lane 1:
==> flow/design.v (excerpt) <==
module synth_top(
    input clk,
    input rst,
    input btnL,
    input [15:0] sw,
    output [3:0] led,
	output pmod_1,	 
	output pmod_2,	 
	output pmod_4	 
    );
    wire trigger_noise;
    debounce dn(trigger_noise, btnL, clk);
    assign led = sw[3:0];
    assign pmod_2 = 1'd1;	 
    assign pmod_4 = 1'd1;	 
    wire sample_tick;
    wire noise_tick;
    wire rst_n;
    button br(clk, rst, rst_n);
    clock_divider cd(
        clk,
        rst_n,
        16'd1024,
        sample_tick
    );
    clock_divider cdn(
        clk,
        rst_n,
        {16'd0, 16'b1110_1110_0110_0001},
        noise_tick
    );
    wire wnotecd, wnotecd2;
    clock_divider cdnote(
        clk,
        rst_n,
        32'd250_000,
        wnotecd
    );
    clock_divider cdnote2(
        clk,
        rst_n,
        32'd125_000,
        wnotecd2
    );
    reg [15:0] pulse1_wave_len;
    reg [15:0] pulse2_wave_len;
    reg [15:0] tri_wave_len;
    parameter [0:31] score_amp1 = 32'b1111_1111_1111_1111_0000_0000_0000_0000;
    parameter [0:31] score_amp2 = 32'b1000_0010_1000_0000_0000_0000_0000_0000;
    reg [4:0] score_ptr;
    always @(posedge clk) begin
        if (score_ptr == 5'd0) begin
            pulse2_wave_len <= 16'd148;
        end else begin
            pulse2_wave_len <= 16'd187;
        end
        if (~rst_n) begin
            tri_wave_len <= 16'd1493;
        end else begin
            if (wnotecd) begin
  ...
Settings: LEC_CHECK=0, ABC_AREA=1, CAP_MARGIN=10, CELL_PAD_IN_SITES_DETAIL_PLACEMENT=2, CELL_PAD_IN_SITES_GLOBAL_PLACEMENT=2, CORE_ASPECT_RATIO=1.55, CORE_MARGIN=4, CORE_UTILIZATION=24, CTS_CLUSTER_DIAMETER=351, GPL_ROUTABILITY_DRIVEN=1, HOLD_SLACK_MARGIN=0.21, MIN_ROUTING_LAYER=met1, PLACE_DENSITY=0.89, SETUP_SLACK_MARGIN=1.81, SLEW_MARGIN=20; clock period 105.0 ns.
run.sh (not shown) runs the stock make flow with config.mk's settings and CLKGATE_MAP_FILE=.
Lane 1: all stages complete, timing, DRC and antenna checks passed
[inputs] lane 2 vs lane 1
- a change of CORE_UTILIZATION from 24 to 72
- a deleted HOLD_SLACK_MARGIN that had been 0.21
- a change of CORE_MARGIN from 4 to 2
- a deleted CELL_PAD_IN_SITES_DETAIL_PLACEMENT that had been 2
- a deleted PLACE_DENSITY that had been 0.89
- a deleted CELL_PAD_IN_SITES_GLOBAL_PLACEMENT that had been 2
- a deleted SETUP_SLACK_MARGIN that had been 1.81
- a deleted CORE_ASPECT_RATIO that had been 1.55
- a deleted MIN_ROUTING_LAYER that had been met1
- a change of CAP_MARGIN from 10 to 20
- a deleted GPL_ROUTABILITY_DRIVEN that had been 1
- a deleted CTS_CLUSTER_DIAMETER that had been 351
- a change of the clock period (ns, I/O delays scaled along) from 105.0 to 107.0
Notes after the runs:
Relative to lane 1, the number of filler instances in the final layout measured on lane 2 has decreased by more than half. Diff lane 1 -> lane 2: non-clock buffer count down 88, wire length down about 50%. Taking lane 1 as the reference, in lane 2 count of TritonRoute iterations in the first routing pass rose 1, maximum single-stage delay on the critical path rose 150 ps, global routing met2 resource utilization rose 15 points, global-route wire length before repair fell 160,000 microns, fraction of area in multi-input gates rose 4.1 points. The clock buffer and inverter area fraction after layout on lane 1 is in line with that on lane 2. Looking at worst setup slack, lane 2 sits 6030 ps above lane 1.
Edits applied to the flow inputs when going from lane 2 to lane 3:
- a change of CORE_UTILIZATION from 72 to 40
- a deleted ABC_AREA that had been 1
- a change of the clock period (ns, I/O delays scaled along) from 107.0 to 95.5
## What came out
- Every run (lane 2 and lane 3) finished clean.
- For lane 3, the dominant non-sequential cell family after synthesis was adder cells, unlike lane 2, where it was simple AND/OR/NAND/NOR gates.
- Pin count of the biggest net entering global routing (lane 3 over lane 2): increase, about 33%
- Comparing lane 2 and lane 3, global-route usage is higher on lane 2.
- Taking lane 2 as the reference, in lane 3 count of buffers from port buffering held, number of DRC violations after detailed routing was more or less identical, sequential standard cell area now sits at about the same level, total of plain and repair buffers excluding clock buffers went up by 289.

synth_top again, from the RTL that the note above started with.
clock: 100.0 ns
lec_check: 0
cap_margin: 20
cell_pad_in_sites_global_placement: 1
core_margin: 2
core_utilization: 40
cts_cluster_diameter: 138
min_routing_layer: met2
place_density_lb_addon: 0.08
slew_margin: 20
Change:
- CELL_PAD_IN_SITES_GLOBAL_PLACEMENT: 1 -> default
- CORE_ASPECT_RATIO: default -> 0.89
- CORE_MARGIN: 2 -> 10
- CORE_UTILIZATION: 40 -> 36
- CTS_CLUSTER_DIAMETER: 138 -> default
- MIN_ROUTING_LAYER: met2 -> default
- PLACE_DENSITY_LB_ADDON: 0.08 -> default
- SLEW_MARGIN: 20 -> 5
Clock skew is higher by 0.016 ns; global-route usage went down by 17 points; fmax barely changes; sequential share of layout area hardly moves.
Change:
- CORE_ASPECT_RATIO: 0.89 -> default
- CORE_MARGIN: 10 -> 2
- CORE_UTILIZATION: 36 -> 65
- SLEW_MARGIN: 5 -> 20
- clock period: 100.0 -> 81.4 ns (I/O delays scaled with it)
This time the run reached the layout checks and failed them: setup timing. Routed wire length increases by 30%. Cell area increases by 19%. Worst hold slack degrades by 0.021 ns. Non-clock buffer count increases by 1378. Worst setup slack degrades by 13 ns.

Setup of north:
synth_top again, from the RTL that the note above started with.
==> flow/config.mk <==
export PLATFORM = sky130hd
export DESIGN_NAME = synth_top
export DESIGN_NICKNAME = synth_top
export VERILOG_FILES = /design/flow/design.v
export SDC_FILE = /design/flow/constraint.sdc
export NUM_CORES = 4
export LEC_CHECK = 0
export ABC_AREA = 1
export CAP_MARGIN = 20
export CORE_ASPECT_RATIO = 0.89
export CORE_MARGIN = 10
export CORE_UTILIZATION = 53
export GPL_TIMING_DRIVEN = 0
export MAX_ROUTING_LAYER = met5
export SETUP_SLACK_MARGIN = 5.0
export SLEW_MARGIN = 20
export TNS_END_PERCENT = 95
==> flow/constraint.sdc <==
create_clock -name core_clock -period 100.0 [get_ports {clk}]
set_input_delay 20.0000 -clock core_clock [delete_from_list [all_inputs] [get_ports {clk}]]
set_output_delay 20.0000 -clock core_clock [all_outputs]
set_load 0.01 [all_outputs]
The following lists how south was set up differently from north:
# north
export LEC_CHECK = 0
export ABC_AREA = 1
export CAP_MARGIN = 20
export CORE_ASPECT_RATIO = 0.89
export CORE_MARGIN = 10
export CORE_UTILIZATION = 53
export GPL_TIMING_DRIVEN = 0
export MAX_ROUTING_LAYER = met5
export SETUP_SLACK_MARGIN = 5.0
export SLEW_MARGIN = 20
export TNS_END_PERCENT = 95
create_clock -name core_clock -period 100.0 [get_ports {clk}]
# south
export LEC_CHECK = 0
export CAP_MARGIN = 20
export CELL_PAD_IN_SITES_GLOBAL_PLACEMENT = 0
export CORE_ASPECT_RATIO = 0.78
export CORE_MARGIN = 2
export CORE_UTILIZATION = 39
export CTS_CLUSTER_DIAMETER = 385
export GPL_TIMING_DRIVEN = 0
export MIN_ROUTING_LAYER = met1
export PLACE_DENSITY = 0.37
export SETUP_SLACK_MARGIN = -2.0
export SLEW_MARGIN = 20
export TNS_END_PERCENT = 15
create_clock -name core_clock -period 100.0 [get_ports {clk}]
Findings:
- Count of mapped cells out of synthesis (south over north): decrease, 1427
- Taking north as the reference, in south routability congestion estimate from global placement decreased about 5%, clock period minus worst slack increased 9.31 ns, area added between synthesis and finish increased 3.3 points.
Inputs modified between south and east:
# south
export LEC_CHECK = 0
export CAP_MARGIN = 20
export CELL_PAD_IN_SITES_GLOBAL_PLACEMENT = 0
export CORE_ASPECT_RATIO = 0.78
export CORE_MARGIN = 2
export CORE_UTILIZATION = 39
export CTS_CLUSTER_DIAMETER = 385
export GPL_TIMING_DRIVEN = 0
export MIN_ROUTING_LAYER = met1
export PLACE_DENSITY = 0.37
export SETUP_SLACK_MARGIN = -2.0
export SLEW_MARGIN = 20
export TNS_END_PERCENT = 15
create_clock -name core_clock -period 100.0 [get_ports {clk}]
# east
export LEC_CHECK = 0
export CAP_MARGIN = 20
export CORE_MARGIN = 2
export CORE_UTILIZATION = 40
export SLEW_MARGIN = 20
create_clock -name core_clock -period 57.9 [get_ports {clk}]
Results
- The final report for east shows a completed flow and a layout that fails verification, specifically setup timing.
- The required time of the worst setup path of east is lower than that of south.
- Route | east vs south | wire longer in east
- east vs south — non-clock buffer count climbed by more than 100%
### east -> west
# east
export LEC_CHECK = 0
export CAP_MARGIN = 20
export CORE_MARGIN = 2
export CORE_UTILIZATION = 40
export SLEW_MARGIN = 20
create_clock -name core_clock -period 57.9 [get_ports {clk}]
# west
export LEC_CHECK = 0
export CAP_MARGIN = 20
export CORE_MARGIN = 2
export CORE_UTILIZATION = 40
export CTS_CLUSTER_DIAMETER = 138
export PLACE_DENSITY_LB_ADDON = 0.26
export SLEW_MARGIN = 20
create_clock -name core_clock -period 100.0 [get_ports {clk}]
Notes after the runs:
- Clock-buffer cell count ended up about 28% higher on west than on east.
- west vs east on post-layout minimum cycle time: west is the higher one.
- Area taken by flip-flops and latches came out exactly the same in west and east.
- west -> east: synthesized instance count delta 0, exact match
- The higher post-layout instance area of west and east is in east.
- Density: west sparser than east
- west: no failed stages, no open violations at the end
> inputs changed (west -> middle)
# west
export LEC_CHECK = 0
export CAP_MARGIN = 20
export CORE_MARGIN = 2
export CORE_UTILIZATION = 40
export CTS_CLUSTER_DIAMETER = 138
export PLACE_DENSITY_LB_ADDON = 0.26
export SLEW_MARGIN = 20
create_clock -name core_clock -period 100.0 [get_ports {clk}]
# middle
export LEC_CHECK = 0
export ABC_AREA = 1
export CAP_MARGIN = 20
export CORE_ASPECT_RATIO = 0.89
export CORE_MARGIN = 10
export CORE_UTILIZATION = 53
export CTS_CLUSTER_SIZE = 11
export GPL_TIMING_DRIVEN = 0
export MAX_ROUTING_LAYER = met5
export SETUP_SLACK_MARGIN = 3.78
export SLEW_MARGIN = 20
export TNS_END_PERCENT = 50
create_clock -name core_clock -period 100.0 [get_ports {clk}]
==> comparison <==
Looking at the reports, middle completed the entire flow and the layout it produced met the timing, design-rule and antenna checks. Diff west -> middle | via count | up by a few percent. Looking at west and middle, the total length of routed wires is a wash. | setup slack | middle vs west | 5.88 ns higher |. Cmp middle vs west: non-clock buffer count lower in middle. From west to middle the numbers moved as follows: clock network area share moved down. HPWL after detailed placement ended up 3400 µm higher on middle than on west.

== build 71 ==
synth_top again, from the RTL that the note above started with.
// synth_top
module synth_top(
    input clk,
    input rst,
    input btnL,
    input [15:0] sw,
    output [3:0] led,
	output pmod_1,	 
	output pmod_2,	 
	output pmod_4	 
    );
    wire trigger_noise;
    debounce dn(trigger_noise, btnL, clk);
    assign led = sw[3:0];
    assign pmod_2 = 1'd1;	 
    assign pmod_4 = 1'd1;	 
    wire sample_tick;
    wire noise_tick;
    wire rst_n;
    button br(clk, rst, rst_n);
    clock_divider cd(
        clk,
        rst_n,
        16'd1024,
        sample_tick
    );
    clock_divider cdn(
        clk,
        rst_n,
        {16'd0, 16'b1110_1110_0110_0001},
        noise_tick
    );
    wire wnotecd, wnotecd2;
    clock_divider cdnote(
        clk,
        rst_n,
        32'd250_000,
        wnotecd
    );
    clock_divider cdnote2(
        clk,
        rst_n,
        32'd125_000,
        wnotecd2
    );
    reg [15:0] pulse1_wave_len;
    reg [15:0] pulse2_wave_len;
    reg [15:0] tri_wave_len;
    parameter [0:31] score_amp1 = 32'b1111_1111_1111_1111_0000_0000_0000_0000;
  ...
make LEC_CHECK=0 ABC_AREA=1 CAP_MARGIN=0 CORE_MARGIN=2 CORE_UTILIZATION=70 CTS_CLUSTER_DIAMETER=383 CTS_CLUSTER_SIZE=34 GPL_ROUTABILITY_DRIVEN=1 PLACE_DENSITY=0.64 SLEW_MARGIN=20 finish   # period 69.3 ns
No final results exist for build 71, since it was stopped by error GRT-0116 during global routing.
#### Input delta (build 83 over build 71)
--- a/flow/config.mk
+++ b/flow/config.mk
@@ -7,10 +7,8 @@
 export LEC_CHECK = 0
 export ABC_AREA = 1
-export CAP_MARGIN = 0
+export CAP_MARGIN = 20
 export CORE_MARGIN = 2
 export CORE_UTILIZATION = 70
-export CTS_CLUSTER_DIAMETER = 383
-export CTS_CLUSTER_SIZE = 34
-export GPL_ROUTABILITY_DRIVEN = 1
-export PLACE_DENSITY = 0.64
+export CTS_CLUSTER_DIAMETER = 380
+export MAX_ROUTING_LAYER = met4
 export SLEW_MARGIN = 20
==> flow/constraint.sdc <==
create_clock -name core_clock -period 70.0 [get_ports {clk}]
set_input_delay 14.0000 -clock core_clock [delete_from_list [all_inputs] [get_ports {clk}]]
set_output_delay 14.0000 -clock core_clock [all_outputs]
set_load 0.01 [all_outputs]
==> results <==
- Status: build 83 FAILED at clock tree synthesis (tool error)
- Chip area line of the yosys report: build 83 vs build 71 — no meaningful difference
- Build 71 -> build 83: synthesized area delta 0, exact match
- Between build 71 and build 83, the flow reports standard cell area after detailed placement decreasing slightly.
- Diff build 83..build 71 | average cell area after synthesis | negligible
- Number of placed instances, taps included in build 83 is 49 lower than in build 71
- STATUS worst setup slack after placement: build 83 wins against build 71
- The placer's final routability congestion estimate in build 83 sits 0.0039 above the value recorded for build 71.
Setup changes, build 83 to build 14
--- a/flow/config.mk
+++ b/flow/config.mk
@@ -9,6 +9,6 @@
 export CAP_MARGIN = 20
 export CORE_MARGIN = 2
-export CORE_UTILIZATION = 70
-export CTS_CLUSTER_DIAMETER = 380
-export MAX_ROUTING_LAYER = met4
+export CORE_UTILIZATION = 72
+export CTS_CLUSTER_SIZE = 100
+export PLACE_DENSITY = 0.4
 export SLEW_MARGIN = 20
==> flow/constraint.sdc <==
create_clock -name core_clock -period 75.8 [get_ports {clk}]
set_input_delay 15.1600 -clock core_clock [delete_from_list [all_inputs] [get_ports {clk}]]
set_output_delay 15.1600 -clock core_clock [all_outputs]
set_load 0.01 [all_outputs]
Results
Re share of synthesized cell area in and, or, nand and nor gates: no difference whatsoever between build 14 and build 83.
Any difference in placer's final routability congestion estimate between build 14 and build 83 is small enough to ignore.
Relative to build 83, the width of the die of build 14 is lower by 3.9 um.
Completing all stages was not enough for build 14: its layout failed the final checks because of setup timing.
Synthesized cell count came out exactly the same in build 14 and build 83.
Looking at die footprint across build 14 and build 83, the one that comes out higher is build 83.
When build 14 is measured against build 83, its floorplan row count turns out 2.0% lower.
### build 14 -> build 29
--- a/flow/config.mk
+++ b/flow/config.mk
@@ -6,9 +6,6 @@
 export NUM_CORES = 4
 export LEC_CHECK = 0
-export ABC_AREA = 1
 export CAP_MARGIN = 20
 export CORE_MARGIN = 2
-export CORE_UTILIZATION = 72
-export CTS_CLUSTER_SIZE = 100
-export PLACE_DENSITY = 0.4
+export CORE_UTILIZATION = 40
 export SLEW_MARGIN = 20
==> flow/constraint.sdc <==
create_clock -name core_clock -period 100.0 [get_ports {clk}]
set_input_delay 20.0000 -clock core_clock [delete_from_list [all_inputs] [get_ports {clk}]]
set_output_delay 20.0000 -clock core_clock [all_outputs]
set_load 0.01 [all_outputs]
Notes after the runs:
The core utilization before placement in build 29 sits 33 points below the value recorded for build 14. Compared with build 14, in build 29 global-route usage shows a reduction of 14 points; wire length of the first global-routing pass shows a reduction of 2.4%; inverter count of the layout excluding clock inverters went down 66%; routed wire length now sits lower. | flop share of the area | lower: build 14 |. Build 29 gives less area of the synthesized netlist per yosys stat than build 14 did. Having completed the whole flow, build 29 delivered a layout that passed the timing, design-rule and antenna checks.
The inputs of build 62 differ from those of build 29 as listed below.
--- a/flow/config.mk
+++ b/flow/config.mk
@@ -6,6 +6,10 @@
 export NUM_CORES = 4
 export LEC_CHECK = 0
+export ABC_AREA = 1
 export CAP_MARGIN = 20
-export CORE_MARGIN = 2
-export CORE_UTILIZATION = 40
+export CORE_ASPECT_RATIO = 0.89
+export CORE_MARGIN = 10
+export CORE_UTILIZATION = 36
+export MAX_ROUTING_LAYER = met5
+export SETUP_SLACK_MARGIN = 5.0
 export SLEW_MARGIN = 20
## What came out
Build 62 went all the way through synthesis, placement and routing and the layout is clean on timing, DRC and antenna. Relative to build 29, the final period utilization of build 62 is lower by 8.1 points. Compared with build 29, length of routed wiring on met1 in build 62 decreased slightly. On synthesized area, build 62 does worse than build 29. Looking at signed area change from the synthesized netlist to the final layout, build 62 sits 2.1 points lower than build 29 does. Of build 29 and build 62, the lower number of buffers created by CTS belongs to build 62. Design area (build 62 over build 29): increase, 1400 um2.
## Diff of input files: build 35 against build 62
--- a/flow/config.mk
+++ b/flow/config.mk
@@ -6,10 +6,8 @@
 export NUM_CORES = 4
 export LEC_CHECK = 0
-export ABC_AREA = 1
 export CAP_MARGIN = 20
 export CORE_ASPECT_RATIO = 0.89
 export CORE_MARGIN = 10
 export CORE_UTILIZATION = 36
-export MAX_ROUTING_LAYER = met5
-export SETUP_SLACK_MARGIN = 5.0
+export MAX_ROUTING_LAYER = met4
 export SLEW_MARGIN = 20
## What came out
The final layouts of build 35 and build 62 pass the timing, design-rule and antenna checks. Row synthesized area: build 35 lower / build 62 higher. Clock skew was lower in the run labelled build 62. When build 35 is set beside build 62, its sequential portion of the cell area turns out to be 0.21 points larger. Relative to build 62, the post-detailed-route wirelength per cell measured on build 35 has increased by more than 10%. Area of the synthesized netlist per yosys stat: build 35 < build 62. Build 62 → build 35: CTS buffer count has increased, critical path depth has decreased.
